==> v39: inputs <==
==> flow/design.v <==
module alu (
    input               i_clk,
    input               i_rst_n,
    input               i_valid,
    input signed [11:0] i_data_a,
    input signed [11:0] i_data_b,
    input        [2:0]  i_inst,
    output              o_valid,
    output       [11:0] o_data,
    output              o_overflow
);
reg  [11:0] o_data_w, o_data_r;
reg         o_valid_w, o_valid_r;
reg         o_overflow_w, o_overflow_r;
reg  [19:0] data_old;
reg         overflow_old;
wire [12:0] data_add, data_sub, data_mean;
wire [23:0] data_mul;
wire [19:0] data_mul_round;
wire [20:0] data_mac;
wire [11:0] data_a_abs, data_b_abs;
assign o_valid = o_valid_r;
assign o_data = o_data_r;
assign o_overflow = o_overflow_r;
assign data_add = {i_data_a[11], i_data_a} + {i_data_b[11], i_data_b};
assign data_sub = {i_data_a[11], i_data_a} - {i_data_b[11], i_data_b};
assign data_mul = {{12{i_data_a[11]}}, i_data_a} * {{12{i_data_b[11]}}, i_data_b};
assign data_mul_round = {data_mul[23], data_mul[23:5]} + {19'd0, data_mul[4]};
assign data_mac = {data_mul_round[19], data_mul_round} + {data_old[19], data_old};
assign data_mean = data_add >> 1;
assign data_a_abs = i_data_a[11]? ~(i_data_a)+12'd1: i_data_a;
assign data_b_abs = i_data_b[11]? ~(i_data_b)+12'd1: i_data_b;
always@(*) begin
  o_data_w = 12'd0;
  o_valid_w = i_valid;
  o_overflow_w = 1'b0;
  case(i_inst)
    3'b000: begin  
      o_overflow_w = ^data_add[12:11];
      o_data_w = data_add[11:0];
    end
    3'b001: begin  
      o_overflow_w = ^data_sub[12:11];
      o_data_w = data_sub[11:0];
    end
    3'b010: begin  
      o_data_w = data_mul_round[11:0];
      o_overflow_w = ~(data_mul_round[19:11] == 9'b1_1111_1111 | data_mul_round[19:11] == 9'b0_0000_0000);
    end
    3'b011: begin  
      o_data_w = data_mac[11:0]; 
      o_overflow_w = ~(data_mac[20:11] == 10'b11_1111_1111 | data_mac[20:11] == 10'b00_0000_0000) | overflow_old;
    end
    3'b100: begin  
      o_data_w = ~(i_data_a ^ i_data_b);
    end
    3'b101: begin  
      o_data_w = ~i_data_a[11]? i_data_a: 12'd0;
    end
    3'b110: begin  
      o_data_w = data_mean[11:0];
    end
    3'b111: begin  
      o_data_w = (data_a_abs >= data_b_abs)? data_a_abs: data_b_abs;
    end
  endcase
end
always@(posedge i_clk or negedge i_rst_n) begin
  if(~i_rst_n) begin
    o_data_r <= 12'd0;
    o_overflow_r <= 1'b0;
    o_valid_r <= 1'b0;
  end 
  else begin
    o_data_r <= o_data_w;
    o_overflow_r <= o_overflow_w;
    o_valid_r <= o_valid_w;
  end
end
always@(posedge i_clk or negedge i_rst_n) begin
  if(~i_rst_n) begin
    data_old <= 20'd0;
    overflow_old <= 1'b0;
  end
  else if(i_valid) begin
    if(i_inst == 3'b011)begin
      data_old <= {{8{o_data_w[11]}}, o_data_w};
      overflow_old <= o_overflow_w;
    end
    else begin
      data_old <= 20'd0;
      overflow_old <= 1'b0;
    end
  end
end
endmodule
==> flow/run.sh <==
#!/bin/bash
# the make line also repeats each setting of config.mk as NAME=value (left out here)
make -C /OpenROAD-flow-scripts/flow DESIGN_CONFIG=/design/flow/config.mk WORK_HOME=/design/flow/orfs CLKGATE_MAP_FILE= finish
==> flow/config.mk <==
export PLATFORM = sky130hd
export DESIGN_NAME = alu
export DESIGN_NICKNAME = alu
export VERILOG_FILES = /design/flow/design.v
export SDC_FILE = /design/flow/constraint.sdc
export NUM_CORES = 4
export LEC_CHECK = 0
export ABC_AREA = 1
export CAP_MARGIN = 20
export CORE_MARGIN = 2
export CORE_UTILIZATION = 65
export CTS_CLUSTER_DIAMETER = 50
export MAX_ROUTING_LAYER = met4
export SLEW_MARGIN = 20
export TNS_END_PERCENT = 5
==> flow/constraint.sdc <==
create_clock -name core_clock -period 8.19 [get_ports {i_clk}]
set_input_delay 1.6380 -clock core_clock [delete_from_list [all_inputs] [get_ports {i_clk}]]
set_output_delay 1.6380 -clock core_clock [all_outputs]
set_load 0.01 [all_outputs]
==> inputs of v23, as changes to v39 <==
==> flow/config.mk (replaced) <==
export PLATFORM = sky130hd
export DESIGN_NAME = alu
export DESIGN_NICKNAME = alu
export VERILOG_FILES = /design/flow/design.v
export SDC_FILE = /design/flow/constraint.sdc
export NUM_CORES = 4
export LEC_CHECK = 0
export CAP_MARGIN = 20
export CORE_MARGIN = 2
export CORE_UTILIZATION = 40
export SLEW_MARGIN = 20
==> flow/constraint.sdc (replaced) <==
create_clock -name core_clock -period 10.0 [get_ports {i_clk}]
set_input_delay 2.0000 -clock core_clock [delete_from_list [all_inputs] [get_ports {i_clk}]]
set_output_delay 2.0000 -clock core_clock [all_outputs]
set_load 0.01 [all_outputs]
==> inputs of v24, as changes to v39 <==
==> flow/config.mk (replaced) <==
export PLATFORM = sky130hd
export DESIGN_NAME = alu
export DESIGN_NICKNAME = alu
export VERILOG_FILES = /design/flow/design.v
export SDC_FILE = /design/flow/constraint.sdc
export NUM_CORES = 4
export LEC_CHECK = 0
export CAP_MARGIN = 20
export CORE_MARGIN = 2
export CORE_UTILIZATION = 71
export CTS_CLUSTER_SIZE = 25
export PLACE_DENSITY_LB_ADDON = 0.24
export SETUP_SLACK_MARGIN = -0.49
export SLEW_MARGIN = 20
==> flow/constraint.sdc (replaced) <==
create_clock -name core_clock -period 8.53 [get_ports {i_clk}]
set_input_delay 1.7060 -clock core_clock [delete_from_list [all_inputs] [get_ports {i_clk}]]
set_output_delay 1.7060 -clock core_clock [all_outputs]
set_load 0.01 [all_outputs]
==> summary of the runs <==
- Area after synthesis: v24 is lower than v39 (7.5%).
- Die size, lowest first: v24, v39, v23.
- In v39 the synthesized cell count is larger than in v23, by 30%.
- v24 aborted during 5_1_grt. v23 completed without violations. v39 aborted during 5_1_grt.
==> figures <==
Average cell area after synthesis: v24 7.98 µm²; v39 6.65 µm²; v23 7.98 µm²
Post CTS Setup Buffer Count: v24 8; v39 15; v23 0
Final weighted congestion in routability-driven placement: v24 1.02; v39 1.00; v23 0.904
Sequential-to-total area share from yosys stat: v24 6.45%; v39 5.97%; v23 6.45%
Dominant cell area share: v24 27.0%; v39 24.9%; v23 27.0%
Setup WS pre-CTS: v24 -1.42 ns; v39 -1.03 ns; v23 -0.195 ns
Core Box Area: v24 0.0145 mm²; v39 0.0172 mm²; v23 0.0259 mm²
Run status: v24 aborted with a tool error; v39 aborted with a tool error; v23 finished clean
Stage where the flow stopped: v24 5_1_grt; v39 5_1_grt; v23 -
Syn nets: v24 1,591; v39 1,983; v23 1,591
HPWL after detailed placement: v24 30,500 µm; v39 33,000 µm; v23 26,800 µm
DIE WIDTH: v24 125 µm; v39 136 µm; v23 166 µm
Number of instances in the placed design: v24 1,735; v39 2,148; v23 1,830
Syn Std Cell Area: v24 0.0105 mm²; v39 0.0113 mm²; v23 0.0105 mm²
